## job 984
## serial
module serial
    (  
      input  clk  
    , input  reset  
    , input  enable  
    , input  can_send
    , input [7:0] data_in
    , input  in_stb
    , output wire [7:0] data_out
    , output wire  out_stb
    );
Size in the first run: roughly 2700 cells after synthesis, roughly 310 flip-flops, about 22 I/O pins.
Settings: LEC_CHECK=0, CAP_MARGIN=20, CORE_ASPECT_RATIO=1.04, CORE_MARGIN=2, CORE_UTILIZATION=29, CTS_CLUSTER_SIZE=87, MAX_ROUTING_LAYER=met4, PLACE_DENSITY_LB_ADDON=0.06, SETUP_SLACK_MARGIN=0.91, SLEW_MARGIN=5; clock period 6.23 ns.
run.sh (not shown) runs the stock make flow with config.mk's settings and CLKGATE_MAP_FILE=.
Job 984: PASS, flow complete, no timing, DRC or antenna violations
Input-level comparison between job 1826 and job 984:
Settings: a deleted CTS_CLUSTER_SIZE that had been 87; a deleted SETUP_SLACK_MARGIN that had been 0.91; a deleted MAX_ROUTING_LAYER that had been met4; a deleted CORE_ASPECT_RATIO that had been 1.04; a change of CORE_UTILIZATION from 29 to 35; a deleted PLACE_DENSITY_LB_ADDON that had been 0.06; a change of SLEW_MARGIN from 5 to 20; a change of the clock period (ns, I/O delays scaled along) from 6.23 to 12.2.
Results
- Compared with job 984, in job 1826 post-synthesis chip area from yosys stayed essentially flat, placeable core region fell by 17%, placer congestion estimate rose by about 8%, setup slack rose by 4560 ps, sequential power fell by 46%.
- Looking at job 984 and job 1826, the post-route worst hold slack is a wash.
Relative to job 1826, the following input files were edited for job 8576:
Settings: a change of CORE_UTILIZATION from 35 to 72; an added MAX_ROUTING_LAYER of met4; an added SETUP_SLACK_MARGIN of 1.46; an added PLACE_DENSITY_LB_ADDON of 0.0; an added CTS_CLUSTER_SIZE of 50; a change of the clock period (ns, I/O delays scaled along) from 12.2 to 4.92.
==> comparison <==
- Against job 1826, job 8576 reports a number of resized instances in the post-cts repair step that is higher.
- The flow ended early for job 8576: it failed with a tool error in global routing.
- Per the comparison of job 8576 with job 1826, total cell area at the placement stage went up 5.8%, effective utilization at floorplan went up 37 points.
- Summary of job 8576 over job 1826: routability-driven placement congestion ratio increased by about 9% relative to the old numbers, floorplan die area down about 50%, placed instance count lower, vertical die dimension lost about 30%.
- Summary: detailed-placement wirelength estimate, job 8576 worse than job 1826
diff inputs: job 8576 => job 4829
Settings: removing CTS_CLUSTER_SIZE (formerly 50); removing PLACE_DENSITY_LB_ADDON (formerly 0.0); changing CORE_UTILIZATION from 72 to 65; removing MAX_ROUTING_LAYER (formerly met4); removing SETUP_SLACK_MARGIN (formerly 1.46); changing the clock period (ns, I/O delays scaled along) from 4.92 to 7.85.
Findings:
- Job 4829 reached the end of the flow, and the finished layout is clean on the timing, DRC and antenna checks.
- Fraction of registers with async set/reset essentially unchanged between job 8576 and job 4829.
- Job 4829 ended up with a higher post-placement worst setup slack than job 8576 did.
- [job 4829 vs job 8576] half-perimeter wire length after placement: lower in job 4829
- Diff job 8576 -> job 4829 | total core area | increase of 10%
- Reported for job 4829 and job 8576, yosys-reported design area after synthesis turned out identical to the last digit.
- Job 8576 -> job 4829: clock net sink count delta 0, exact match
- Summary of job 4829 over job 8576: overall die height grew by about 5%; number of resized instances in the post-cts repair step shrank by 266.

* * *

job 101:
serial again, from the RTL that the note above started with.
Settings: LEC_CHECK=0, CAP_MARGIN=20, CELL_PAD_IN_SITES_GLOBAL_PLACEMENT=0, CORE_ASPECT_RATIO=1.41, CORE_MARGIN=2, CORE_UTILIZATION=72, CTS_CLUSTER_SIZE=59, GPL_ROUTABILITY_DRIVEN=1, GPL_TIMING_DRIVEN=1, HOLD_SLACK_MARGIN=-0.08, MAX_ROUTING_LAYER=met4, PLACE_DENSITY=0.35, SETUP_SLACK_MARGIN=1.91, SLEW_MARGIN=20, TNS_END_PERCENT=85; clock period 6.66 ns.
diff inputs: job 101 => job 102
# job 101
export LEC_CHECK = 0
export CAP_MARGIN = 20
export CELL_PAD_IN_SITES_GLOBAL_PLACEMENT = 0
export CORE_ASPECT_RATIO = 1.41
export CORE_MARGIN = 2
export CORE_UTILIZATION = 72
export CTS_CLUSTER_SIZE = 59
export GPL_ROUTABILITY_DRIVEN = 1
export GPL_TIMING_DRIVEN = 1
export HOLD_SLACK_MARGIN = -0.08
export MAX_ROUTING_LAYER = met4
export PLACE_DENSITY = 0.35
export SETUP_SLACK_MARGIN = 1.91
export SLEW_MARGIN = 20
export TNS_END_PERCENT = 85
create_clock -name core_clock -period 6.66 [get_ports {clk}]
# job 102
export LEC_CHECK = 0
export CAP_MARGIN = 20
export CELL_PAD_IN_SITES_GLOBAL_PLACEMENT = 1
export CORE_ASPECT_RATIO = 1.41
export CORE_MARGIN = 2
export CORE_UTILIZATION = 58
export GPL_ROUTABILITY_DRIVEN = 1
export GPL_TIMING_DRIVEN = 1
export MAX_ROUTING_LAYER = met4
export PLACE_DENSITY = 0.43
export SLEW_MARGIN = 20
export TNS_END_PERCENT = 85
create_clock -name core_clock -period 11.2 [get_ports {clk}]
==> results <==
Going from job 101 to job 102, logic share of the area grows by 0.75 points. Sequential portion of the cell area in job 102 is 1.9 points higher than in job 101. Via count for job 102: about 9% down relative to job 101. Cell total after placement: job 102 vs job 101 up 70. As far as area fraction in full adders, half adders and majority gates goes, job 101 and job 102 are indistinguishable; the numbers are identical. The higher fraction of power spent switching nets came out of job 102. Count of non-filler cells in the finished layout: job 102 vs job 101 down 22. Compared with job 101, job 102 shows a lower global-route usage. Sort job 101 and job 102 by multi-input gate area in the final layout, descending, and job 101 comes first. From job 101 to job 102 the numbers moved as follows: post-synthesis sequential area ratio roughly the same, area added between synthesis and finish moved down.

* * *

Starting RTL as in the previous note.
// serial
module serial
    (  
      input  clk  
    , input  reset  
    , input  enable  
    , input  can_send
    , input [7:0] data_in
    , input  in_stb
    , output wire [7:0] data_out
    , output wire  out_stb
    );
Settings: LEC_CHECK=0, CAP_MARGIN=20, CELL_PAD_IN_SITES_GLOBAL_PLACEMENT=0, CORE_ASPECT_RATIO=1.41, CORE_MARGIN=2, CORE_UTILIZATION=72, GPL_ROUTABILITY_DRIVEN=1, GPL_TIMING_DRIVEN=1, MAX_ROUTING_LAYER=met4, PLACE_DENSITY_LB_ADDON=0.0, SETUP_SLACK_MARGIN=1.95, SLEW_MARGIN=20, TNS_END_PERCENT=85; clock period 6.82 ns.
The first run passed the timing, DRC and antenna checks.
Next try:
- CORE_ASPECT_RATIO: 1.41 -> 0.54
- CTS_CLUSTER_DIAMETER: default -> 26
- CTS_CLUSTER_SIZE: default -> 51
- SETUP_SLACK_MARGIN: 1.95 -> 1.91
- clock period: 6.82 -> 6.66 ns (I/O delays scaled with it)
The changed run ran to the end with no violations.
Cell area grows by about 3.2%.
Count of clock-buffer cells in the layout rises by 17.
Die area stays flat.
Critical path depth increases by 3.
Next try:
- CELL_PAD_IN_SITES_GLOBAL_PLACEMENT: 0 -> 1
- CORE_ASPECT_RATIO: 0.54 -> 1.41
- CORE_UTILIZATION: 72 -> 63
- CTS_CLUSTER_DIAMETER: 26 -> 97
- CTS_CLUSTER_SIZE: 51 -> default
- PLACE_DENSITY_LB_ADDON: 0.0 -> default
- SETUP_SLACK_MARGIN: 1.91 -> default
- clock period: 6.66 -> 11.2 ns (I/O delays scaled with it)
=>
- power came out lower by 55%
- clock-buffer cell count falls by 11
- final area came out lower by 11%
- critical path depth drops by 15
Next try:
- CELL_PAD_IN_SITES_GLOBAL_PLACEMENT: 1 -> 0
- CORE_UTILIZATION: 63 -> 72
- CTS_CLUSTER_DIAMETER: 97 -> default
- PLACE_DENSITY_LB_ADDON: default -> 0.0
- SETUP_SLACK_MARGIN: default -> 1.91
- clock period: 11.2 -> 6.66 ns (I/O delays scaled with it)
Routed wire length climbs by 19%.
Global-route usage is higher by 9.7 points.
Via count rose by 13%.
Synthesized area is unchanged.
Clock power is higher by 69%.
Cell count grows by 4.0%.
Critical path depth rose by 11.
Power goes up by 90%.
Setup slack is worse by 3200 ps.
Final area rises by 9.1%.
Next try:
- CORE_UTILIZATION: 72 -> 67
- SETUP_SLACK_MARGIN: 1.91 -> default
- clock period: 6.66 -> 6.96 ns (I/O delays scaled with it)
The new run ran to the end with no violations.
Cell area fell by 7.2%.
Worst hold slack is worse by 3.8 ps.
Cell count fell by 3.3%.
Power fell by 13%.
Count of clock-buffer cells in the layout rose by 1.
Worst setup slack is worse by 370 ps.
Sequential cell count stays the same.
Global-route usage fell by 7.6 points.
Non-clock buffer count fell by 119.
Synthesized area is unchanged.
Next try:
- CORE_UTILIZATION: 67 -> 72
- CTS_CLUSTER_DIAMETER: default -> 57
- HOLD_SLACK_MARGIN: default -> -0.08
- PLACE_DENSITY_LB_ADDON: 0.0 -> 0.01
- SETUP_SLACK_MARGIN: default -> 1.91
- clock period: 6.96 -> 6.66 ns (I/O delays scaled with it)
Result: Non-clock buffer count grows by 119. Core utilization went up by 12 points. Clock skew came out lower by 22 ps. Sequential power came out higher by about 4%. Power came out higher by 17%. Maximum frequency is higher by 11%. Design area went up by 8.3%.

* * *

== before ==
Starting RTL as in the previous note.
Design serial, start of the top module:
module serial
    (  
      input  clk  
    , input  reset  
    , input  enable  
    , input  can_send
    , input [7:0] data_in
    , input  in_stb
    , output wire [7:0] data_out
    , output wire  out_stb
    );
make LEC_CHECK=0 CAP_MARGIN=20 CELL_PAD_IN_SITES_GLOBAL_PLACEMENT=1 CORE_ASPECT_RATIO=1.41 CORE_MARGIN=2 CORE_UTILIZATION=65 GPL_ROUTABILITY_DRIVEN=1 GPL_TIMING_DRIVEN=1 MAX_ROUTING_LAYER=met4 SETUP_SLACK_MARGIN=-0.77 SLEW_MARGIN=20 TNS_END_PERCENT=85 finish   # period 11.2 ns
before reached the final stage; the timing, DRC and antenna checks on its layout passed.
Modified inputs, after compared to before
- PLACE_DENSITY: unset -> 0.43
- CORE_UTILIZATION: 65 -> 56
- SETUP_SLACK_MARGIN: -0.77 -> unset
Results
- Total routed wirelength: after higher than before
- First-iteration DRC count: higher on before
- Compared with before, after shows a higher final cell count.
- The setup slack of after is smaller than that of before.
- Layout clock buffer count came out exactly the same in after and before.

* * *

serial again, from the RTL that the note above started with.
Design serial, start of the top module:
module serial
    (  
      input  clk  
    , input  reset  
    , input  enable  
    , input  can_send
    , input [7:0] data_in
    , input  in_stb
    , output wire [7:0] data_out
    , output wire  out_stb
    );
clock: 4.57 ns
lec_check: 0
cap_margin: 20
cell_pad_in_sites_global_placement: 0
core_aspect_ratio: 1.41
core_margin: 2
core_utilization: 56
cts_cluster_size: 82
gpl_routability_driven: 0
gpl_timing_driven: 0
max_routing_layer: met4
place_density: 0.67
slew_margin: 30
tns_end_percent: 55
The starting point produced a layout that fails on negative setup slack.
Change:
ABC_AREA = 1   (was default)
CAP_MARGIN = 40   (was 20)
CELL_PAD_IN_SITES_DETAIL_PLACEMENT = 1   (was default)
CELL_PAD_IN_SITES_GLOBAL_PLACEMENT = 3   (was 0)
CORE_ASPECT_RATIO = 0.71   (was 1.41)
CORE_UTILIZATION = 40   (was 56)
CTS_CLUSTER_DIAMETER = 62   (was default)
CTS_CLUSTER_SIZE = default   (was 82)
GPL_TIMING_DRIVEN = default   (was 0)
HOLD_SLACK_MARGIN = 0.29   (was default)
MAX_ROUTING_LAYER = met5   (was met4)
PLACE_DENSITY = default   (was 0.67)
PLACE_DENSITY_LB_ADDON = 0.02   (was default)
SETUP_SLACK_MARGIN = 0.13   (was default)
SLEW_MARGIN = 20   (was 30)
TNS_END_PERCENT = 35   (was 55)
Outcome:
- The changed run finished but fails on negative setup slack
- synthesized area goes up by 7.3%
- die area goes up by 49%
- global-route usage goes down by 8.9 points
- critical path depth goes up by 1
- total power goes up by 1.9%
Change:
ABC_AREA = default   (was 1)
CAP_MARGIN = 20   (was 40)
CELL_PAD_IN_SITES_DETAIL_PLACEMENT = default   (was 1)
CELL_PAD_IN_SITES_GLOBAL_PLACEMENT = default   (was 3)
CORE_ASPECT_RATIO = default   (was 0.71)
CORE_UTILIZATION = 65   (was 40)
CTS_CLUSTER_DIAMETER = default   (was 62)
GPL_ROUTABILITY_DRIVEN = default   (was 0)
HOLD_SLACK_MARGIN = default   (was 0.29)
MAX_ROUTING_LAYER = default   (was met5)
PLACE_DENSITY_LB_ADDON = default   (was 0.02)
SETUP_SLACK_MARGIN = default   (was 0.13)
TNS_END_PERCENT = default   (was 35)
clock period = 5.56 ns   (was 4.57 ns; I/O delays follow)
=>
- The new run produced a layout that fails on negative setup slack
- power shrinks by 24%
- area after synthesis shrinks by 6.8%
- global-route usage grows by 6.9 points
- setup slack improves by 620 ps
- sequential power shrinks by 35%
- clock-buffer cell count shrinks by 7
- routed wire length shrinks by 30%
- non-clock buffer count shrinks by 73
- cell count shrinks by 29%
- sequential share of layout area grows by 3.5 points
Change:
CORE_UTILIZATION = 72   (was 65)
CTS_CLUSTER_SIZE = 50   (was default)
HOLD_SLACK_MARGIN = -0.1   (was default)
PLACE_DENSITY = 0.35   (was default)
clock period = 5.02 ns   (was 5.56 ns; I/O delays follow)
=> The new run completed and failed the layout checks on negative setup slack. Clock power increases by 14%. Synthesized cell count stays the same. Fmax shrinks by 1.7%. Non-clock buffer count grows by 49. First-iteration DRC count climbs by 58%. Critical path depth climbs by 1.
Change:
ABC_AREA = 1   (was default)
CTS_CLUSTER_DIAMETER = 332   (was default)
CTS_CLUSTER_SIZE = 10   (was 50)
HOLD_SLACK_MARGIN = default   (was -0.1)
PLACE_DENSITY = 0.36   (was 0.35)
SETUP_SLACK_MARGIN = 1.25   (was default)
TNS_END_PERCENT = 10   (was default)
clock period = 5.79 ns   (was 5.02 ns; I/O delays follow)
Effect: With this change the flow ran to the end with no violations; synthesized cell count rises by 32%; non-clock buffer count decreases by 124; synthesized area rises by 7.3%; clock-buffer cell count climbs by 11; via count grows by 12%; routed wire length went up by 4.9%; power shrinks by 16%; design area climbs by 1.9%; global-route usage increases by 0.21 points.

* * *

serial again, from the RTL that the note above started with.
clock: 6.94 ns
lec_check: 0
cap_margin: 25
cell_pad_in_sites_detail_placement: 0
core_margin: 2
core_utilization: 22
cts_cluster_size: 67
gpl_timing_driven: 0
min_routing_layer: met2
place_density_lb_addon: 0.15
setup_slack_margin: 1.34
slew_margin: 20
The starting point passed the timing, DRC and antenna checks.
==> next run, changes <==
- CAP_MARGIN: 25 -> 20
- CELL_PAD_IN_SITES_DETAIL_PLACEMENT: 0 -> not set
- CORE_UTILIZATION: 22 -> 72
- CTS_CLUSTER_SIZE: 67 -> 50
- GPL_TIMING_DRIVEN: 0 -> not set
- MIN_ROUTING_LAYER: met2 -> not set
- PLACE_DENSITY_LB_ADDON: 0.15 -> 0.0
- SETUP_SLACK_MARGIN: 1.34 -> not set
- clock period: 6.94 -> 5.56 ns (I/O delays scaled with it)
What happened: With this change the flow finished but failed the layout checks on setup timing; global-route usage increases by 16 points; worst setup slack loses 1.1 ns; register-to-register slack loses 1.1 ns; clock skew barely changes; clock-buffer cell count decreases by 2; non-clock buffer count decreases by 34; utilization increases by 56 points; critical path depth decreases by 3; power increases by a little under a tenth; cell count decreases by a quarter to a third.
==> next run, changes <==
- ABC_AREA: not set -> 1
- CTS_CLUSTER_SIZE: 50 -> not set
- PLACE_DENSITY_LB_ADDON: 0.0 -> not set
- clock period: 5.56 -> 7.03 ns (I/O delays scaled with it)
What happened: The new run finished clean; total power falls by 18%; hold slack improves by 0.0045 ns; final area falls by 0.41%; flip-flop count stays the same; area after synthesis rises by 7.3%.
==> next run, changes <==
- ABC_AREA: 1 -> not set
- CORE_UTILIZATION: 72 -> 40
- clock period: 7.03 -> 10.0 ns (I/O delays scaled with it)
After rerunning: First-iteration DRC count shrinks by 39%. Non-clock buffer count goes up by 4. Count of clock-buffer cells in the layout grows by 8. Global-route usage decreases by 20 points.
==> next run, changes <==
- CORE_UTILIZATION: 40 -> 66
- clock period: 10.0 -> 5.56 ns (I/O delays scaled with it)
The changed run reached the layout checks and failed them: setup timing.
Total power goes up by about 90%.
Clock skew is about the same.
Core utilization grows by 33 points.
First-iteration DRC count climbs by 9.5%.
Via count increases by 6.1%.
Power and IR drop assume default switching activity.
